==> juniper: inputs <==
// CONNECTED
module CONNECTED
    (
    input clk, rst,
    input [31:0] mem_rdata,
    output [31:0] mem_addr, mem_wdata,
    output mem_we, mem_re
    );
clock: 8.71 ns
lec_check: 0
cap_margin: 20
core_margin: 2
core_utilization: 32
place_density: 0.6
slew_margin: 20
run.sh (not shown) runs the stock make flow with config.mk's settings and CLKGATE_MAP_FILE=.
==> inputs of maple, as changes to juniper <==
- CORE_UTILIZATION: 32 -> 70
- CTS_CLUSTER_SIZE: not set -> 37
==> flow/constraint.sdc (replaced) <==
create_clock -name core_clock -period 5.23 [get_ports {clk}]
set_input_delay 1.0460 -clock core_clock [delete_from_list [all_inputs] [get_ports {clk}]]
set_output_delay 1.0460 -clock core_clock [all_outputs]
set_load 0.01 [all_outputs]
==> inputs of violet, as changes to juniper <==
- CORE_UTILIZATION: 32 -> 66
- PLACE_DENSITY: 0.6 -> not set
- SETUP_SLACK_MARGIN: not set -> 1.42
==> flow/constraint.sdc (replaced) <==
create_clock -name core_clock -period 5.55 [get_ports {clk}]
set_input_delay 1.1100 -clock core_clock [delete_from_list [all_inputs] [get_ports {clk}]]
set_output_delay 1.1100 -clock core_clock [all_outputs]
set_load 0.01 [all_outputs]
==> impl_metrics.yaml <==
# physical design summary
run_status:
  outcome: "aborted with a tool error"
  tool.error: "[ERROR GRT-0232] Routing congestion too high. Check the congestion heatmap in the GUI."
  haltStage: "5_1_grt"
global_routing:
  grt-ovfl-total: 75
cts:
  cts-resized-gates: 131
Source of the figures above: maple

==> impl_metrics.yaml <==
# physical design summary
final_timing:
  period_used_share: 0.802
run_status:
  outcome: "timing/DRC/antenna clean"
cts:
  cts-resized-gates: 0
pwr:
  vdd_ir_drop_max_mv: 0.237
global_routing:
  grt-ovfl-total: 0
Source of the figures above: juniper

==> impl_metrics.yaml <==
# physical design summary
run_status:
  outcome: "timing/DRC/antenna clean"
final_timing:
  tightest_slew_ns: 1.15
critical_path:
  crit_path_max_fanout: 11
cts:
  htreeDepth: 3
global_routing:
  grt-ovfl-total: 0
Source of the figures above: violet


---

==> willow <==
CONNECTED again, from the RTL that the note above started with.
==> flow/design.v (excerpt) <==
module CONNECTED
    (
    input clk, rst,
    input [31:0] mem_rdata,
    output [31:0] mem_addr, mem_wdata,
    output mem_we, mem_re
    );
    wire pc_sel, pc_write_cond, pc_write, I_or_D, mem_read, mem_write,
        mem_to_reg, IR_write, reg_write, alu_zero_out, and_or;
    wire [3:0] alu_ctl;
    wire [31:0] read_data1, read_data2, write_data, imm_out_val, alu_input_A,
        alu_input_B, alu_out_signal, read_mem_data, pc_in, mem_address;
    wire [1:0] pc_src, alu_op, alu_src_B, alu_src_A;
    reg [31:0] pc_out, pc_old, instruction, mem_data_reg, A, B, ALUOut;
    MUX2x1 mux_I_or_D(I_or_D, pc_out, ALUOut, mem_address);
    assign mem_addr = mem_address;
    assign mem_wdata = B;
    assign mem_we = mem_write;
    assign mem_re = mem_read;
    assign read_mem_data = mem_rdata;
    MUX2x1 mux_mem_to_reg(mem_to_reg, ALUOut, mem_data_reg, write_data);
    REGISTER_FILE register_file(instruction[19:15], instruction[24:20], instruction[11:7], write_data, 
        rst, clk , reg_write, read_data1, read_data2);
    IMM_GEN imm_gen(imm_out_val, instruction);
    MUX3x1 mux_alu_input_A(alu_src_A, pc_out, A, pc_old, alu_input_A);
    MUX3x1 mux_alu_input_B(alu_src_B, B, 32'h4, imm_out_val, alu_input_B);
    ALU alu(alu_out_signal, alu_zero_out,alu_input_A, alu_input_B, alu_ctl);
    MUX2x1 muxPCSource(pc_src[0], alu_out_signal, ALUOut, pc_in);
    and(and_or, alu_zero_out, pc_write_cond);
    or(pc_sel, and_or, pc_write);
    CONTROL control(instruction[6:0], clk, rst, pc_src, alu_op, alu_src_B, alu_src_A,
        pc_write_cond, pc_write, I_or_D, mem_read, mem_write,
        mem_to_reg, IR_write, reg_write);
  ...
export LEC_CHECK = 0
export CAP_MARGIN = 20
export CORE_MARGIN = 2
export CORE_UTILIZATION = 57
export PLACE_DENSITY = 0.6
export SLEW_MARGIN = 20
create_clock -name core_clock -period 4.15 [get_ports {clk}]
==> inputs of xenon, as changes to willow <==
CORE_UTILIZATION = 68   (was 57)
CTS_CLUSTER_DIAMETER = 29   (was unset)
CTS_CLUSTER_SIZE = 21   (was unset)
==> flow/constraint.sdc (replaced) <==
create_clock -name core_clock -period 5.22 [get_ports {clk}]
set_input_delay 1.0440 -clock core_clock [delete_from_list [all_inputs] [get_ports {clk}]]
set_output_delay 1.0440 -clock core_clock [all_outputs]
set_load 0.01 [all_outputs]
==> inputs of onyx, as changes to willow <==
ABC_AREA = 1   (was unset)
CORE_UTILIZATION = 40   (was 57)
GPL_ROUTABILITY_DRIVEN = 0   (was unset)
SLEW_MARGIN = 0   (was 20)
==> flow/constraint.sdc (replaced) <==
create_clock -name core_clock -period 8.0 [get_ports {clk}]
set_input_delay 1.6000 -clock core_clock [delete_from_list [all_inputs] [get_ports {clk}]]
set_output_delay 1.6000 -clock core_clock [all_outputs]
set_load 0.01 [all_outputs]
==> results <==
item                                                                                    willow           xenon                         onyx
Design internal power                                                                 0.0211 W               -                    0.00900 W
Beginning of the worst register-to-register path                   instruction[5]$_SDFFE_PP0P_               -  instruction[2]$_SDFFE_PP0P_
Multiplexer area fraction after synthesis                                                22.0%           22.0%                       0.459%
Post-Syn Area per Cell                                                               11.9 um^2       11.9 um^2                    7.87 um^2
Smallest setup slack after layout                                                     -1.20 ns               -                      1.42 ns
Number of pins with negative max-slew slack in the final report                              0               -                            0
Hold path startpoint                                             control.MemWrite$_SDFFE_PP0P_               -   control.Step[0]$_SDFF_PP1_
DR vias/cell                                                                              6.74               -                         5.80
Placed instance count                                                                     4673            4369                         6494
Number of buffers and inverters on the critical path                                         8               -                            4
Hold path depth                                                                              2               -                            1
Count of flip-flops and latches                                                            782               -                          782
Least-Margin Pin Slew                                                                  1.11 ns               -                      1.22 ns
Logic inverters                                                                             25               -                          470
Number of buffers created by CTS                                                            80             137                           85
Power attributed to the clock group                                                  0.00736 W               -                    0.00428 W
CTS tree                                                                                  done               -                         done
Post-CTS setup buffer count                                                                 10              13                            0
Worst-Skew Late Latency                                                                0.66 ns               -                      0.69 ns
Status                                                              complete, but fails checks  did not finish     timing/DRC/antenna clean
Last stage reached                                                                           -  global routing                            -
Reasons for failing layout checks                                                 setup timing               -                            -
Cell area after layout                                                             0.0502 mm^2               -                  0.0469 mm^2
Area added between synthesis and finish                                                  23.6%               -                        13.1%
Leak                                                                                   17.7 nW               -                      18.2 nW
Longest individual stage delay on the worst path                                       0.36 ns               -                      0.70 ns
Power is estimated from default activity; no workload was simulated.
